run A:
## sa_top
module sa_top (
    input  logic          clk_i,
    input  logic          rst_ni,
    input  logic          s_valid_i,
    input  logic          s_last_i,
    input  logic          m_ready_i,
    output logic          s_ready_o,
    output logic          m_valid_o,
    output logic          m_last_o,
    input  logic [ 15:0]  sx_data_i,
    input  logic [ 63:0]  sk_data_i,
    output logic [ 63:0]  m_data_o
);
  axis_sa #(
      .LatencyMul(1),
      .LatencyAcc(1),
      .Rows      (4),
      .Cols      (8),
      .WidthY    (16),
      .MacType   (0),
      .WidthX    (4),
      .WidthK    (8)
  ) i_sa (
      .clk_i    (clk_i),
      .rst_ni   (rst_ni),
      .s_valid_i(s_valid_i),
      .s_last_i (s_last_i),
      .m_ready_i(m_ready_i),
      .s_ready_o(s_ready_o),
      .m_valid_o(m_valid_o),
      .m_last_o (m_last_o),
      .sx_data_i(sx_data_i),
      .sk_data_i(sk_data_i),
      .m_data_o (m_data_o)
  );
endmodule
make LEC_CHECK=0 CAP_MARGIN=20 CELL_PAD_IN_SITES_GLOBAL_PLACEMENT=3 CORE_ASPECT_RATIO=0.56 CORE_MARGIN=4 CORE_UTILIZATION=15 HOLD_SLACK_MARGIN=0.07 MAX_ROUTING_LAYER=met4 MIN_ROUTING_LAYER=met2 SLEW_MARGIN=10 TNS_END_PERCENT=35 finish   # period 3.25 ns
run.sh (not shown) runs the stock make flow with config.mk's settings and CLKGATE_MAP_FILE=.
Although it ran to completion, run A produced a layout that fails the final checks because of negative setup slack.
[inputs] run B vs run A
- HOLD_SLACK_MARGIN removed (was 0.07)
- PLACE_DENSITY newly set to 0.6
- MIN_ROUTING_LAYER removed (was met2)
- CORE_MARGIN changed from 4 to 2
- CORE_UTILIZATION changed from 15 to 62
- MAX_ROUTING_LAYER removed (was met4)
- CORE_ASPECT_RATIO removed (was 0.56)
- TNS_END_PERCENT removed (was 35)
- SLEW_MARGIN changed from 10 to 20
- CELL_PAD_IN_SITES_GLOBAL_PLACEMENT removed (was 3)
- CTS_CLUSTER_SIZE newly set to 95
- the clock period (ns, I/O delays scaled along) changed from 3.25 to 3.81
--- outcome ---
- Against run A, reported net switching power in run B fell by more than a quarter.
- Global-route wire length before repair was higher in run A than in run B.
- [compare] base=run A new=run B: post-placement worst setup slack climbed 0.76 ns; sequential share of layout area increased by 3.8 points relative to the old numbers; number of signal-net buffers in the layout fell by 955; multi-input combinational area share now sits higher; clock power went down about 24%.
- Utilization run A -> run B: up
- The flow completed for run B, but it is not clean: the layout still shows negative setup slack.
For run C, these inputs were changed with respect to run B:
- CORE_UTILIZATION now 49, was 62
- CTS_CLUSTER_SIZE no longer set, was 95
- the clock period (ns, I/O delays scaled along) now 4.06, was 3.81
--- outcome ---
- Run C completed; timing, DRC and antenna clean
- | clock buffer and inverter area fraction after layout | run C vs run B | ≈ equal |
- Comparing slack of the worst reg-to-reg path for run C and run B, the bigger number came from run C.
- Min met1 track demand over resource across run C and run B: run C
- Run C and run B ended up with roughly the same area added between synthesis and finish.
- | slew at the pin with the worst max-slew slack | lower: run C |
- Against run B, run C comes in 6.2 points lower on final period utilization.
- On sequential share of layout area, run B tracks run C almost exactly.
- Worst-case vdd ir drop (run B / run C): 1.3
- Run C and run B ended up with nearly the same final area.
#### Input delta (run D over run C)
- an added SETUP_SLACK_MARGIN of 0.59
- a deleted PLACE_DENSITY that had been 0.6
- an added CTS_CLUSTER_DIAMETER of 27
- a change of CORE_UTILIZATION from 49 to 72
- an added CTS_CLUSTER_SIZE of 41
- a change of the clock period (ns, I/O delays scaled along) from 4.06 to 3.56
Findings:
Run D: complete, dirty (negative setup slack)
Run C went all the way through synthesis, placement and routing and the layout is clean on timing, DRC and antenna.
Run D reports a higher non-clock buffer count than run C does.
From run C to run D the numbers moved as follows: sequential share of layout area shrank by 2.4 points; maximum clock rate moved down.
The following lists how run E was set up differently from run D:
- CTS_CLUSTER_SIZE changed from 41 to 99
- PLACE_DENSITY newly set to 0.6
- SETUP_SLACK_MARGIN removed (was 0.59)
- CORE_UTILIZATION changed from 72 to 62
- CTS_CLUSTER_DIAMETER removed (was 27)
- the clock period (ns, I/O delays scaled along) changed from 3.56 to 3.04
Notes after the runs:
- Although run E finished all stages, its layout failed final checks on negative setup slack.
- Compared with run D, in run E first-pass GRT wire length lost 6.2%; final wirelength lost 12%; number of placed cells counting well taps up 5.9%; post-route standard cell area excluding fillers dropped 3100 um^2.
- The combinational power in run E sits about 20% above the value recorded for run D.
- Status: clock-pin transition on the worst setup and hold timing paths parity (run D, run E)
- | clock insertion delay at the later pin of the skew report | higher: run D |
- A startpoint of the most critical setup path of i_sa.i_tri_k.buffer[295]$_SDFFE_PN0N_ is what run D shows, while i_sa.xi[69]$_SDFFE_PN0N_ belongs to run E.
- Run E vs. run D: arrival time reported for the critical path endpoint went down by 0.44 ns.
- Compared with run D, run E shows footprint of the multi-input gates that has gone up slightly.
- Between run D and run E, non-clock buffer count is higher for run E, run D comes in under that.
- Worst setup path endpoint: i_sa.MR[2].MC[1].genblk1.MUL.temp_mul[11]$_SDFFE_PN0N_ -> run E, i_sa.MR[0].MC[4].genblk1.MUL.temp_mul[11]$_SDFFE_PN0N_ -> run D
### run E -> run F
- CTS_CLUSTER_SIZE changed from 99 to 46
- SETUP_SLACK_MARGIN newly set to -0.19
- CAP_MARGIN changed from 20 to 0
- CORE_UTILIZATION changed from 62 to 72
- CTS_CLUSTER_DIAMETER newly set to 28
- the clock period (ns, I/O delays scaled along) changed from 3.04 to 3.49
### Flow results
Run F vs. run E: sequential power went down by 12%. Although run F finished all stages, its layout failed final checks on negative setup slack. Run F leaves more setup margin than run E. Diff run F and run E: total non-filler cell area in the finished layout higher in run E. Per the comparison of run F with run E, die size decreased by 30000 um^2 relative to the old numbers, area used by multi-input combinational logic went down 3.8%, time the final worst path needs with I/O delays and setup now larger, global routing usage on met3 saw an increase, routed wire length went up. Run F vs run E, wire length of the first global-routing pass went up by about 3.3%.
Power and IR drop assume default switching activity.
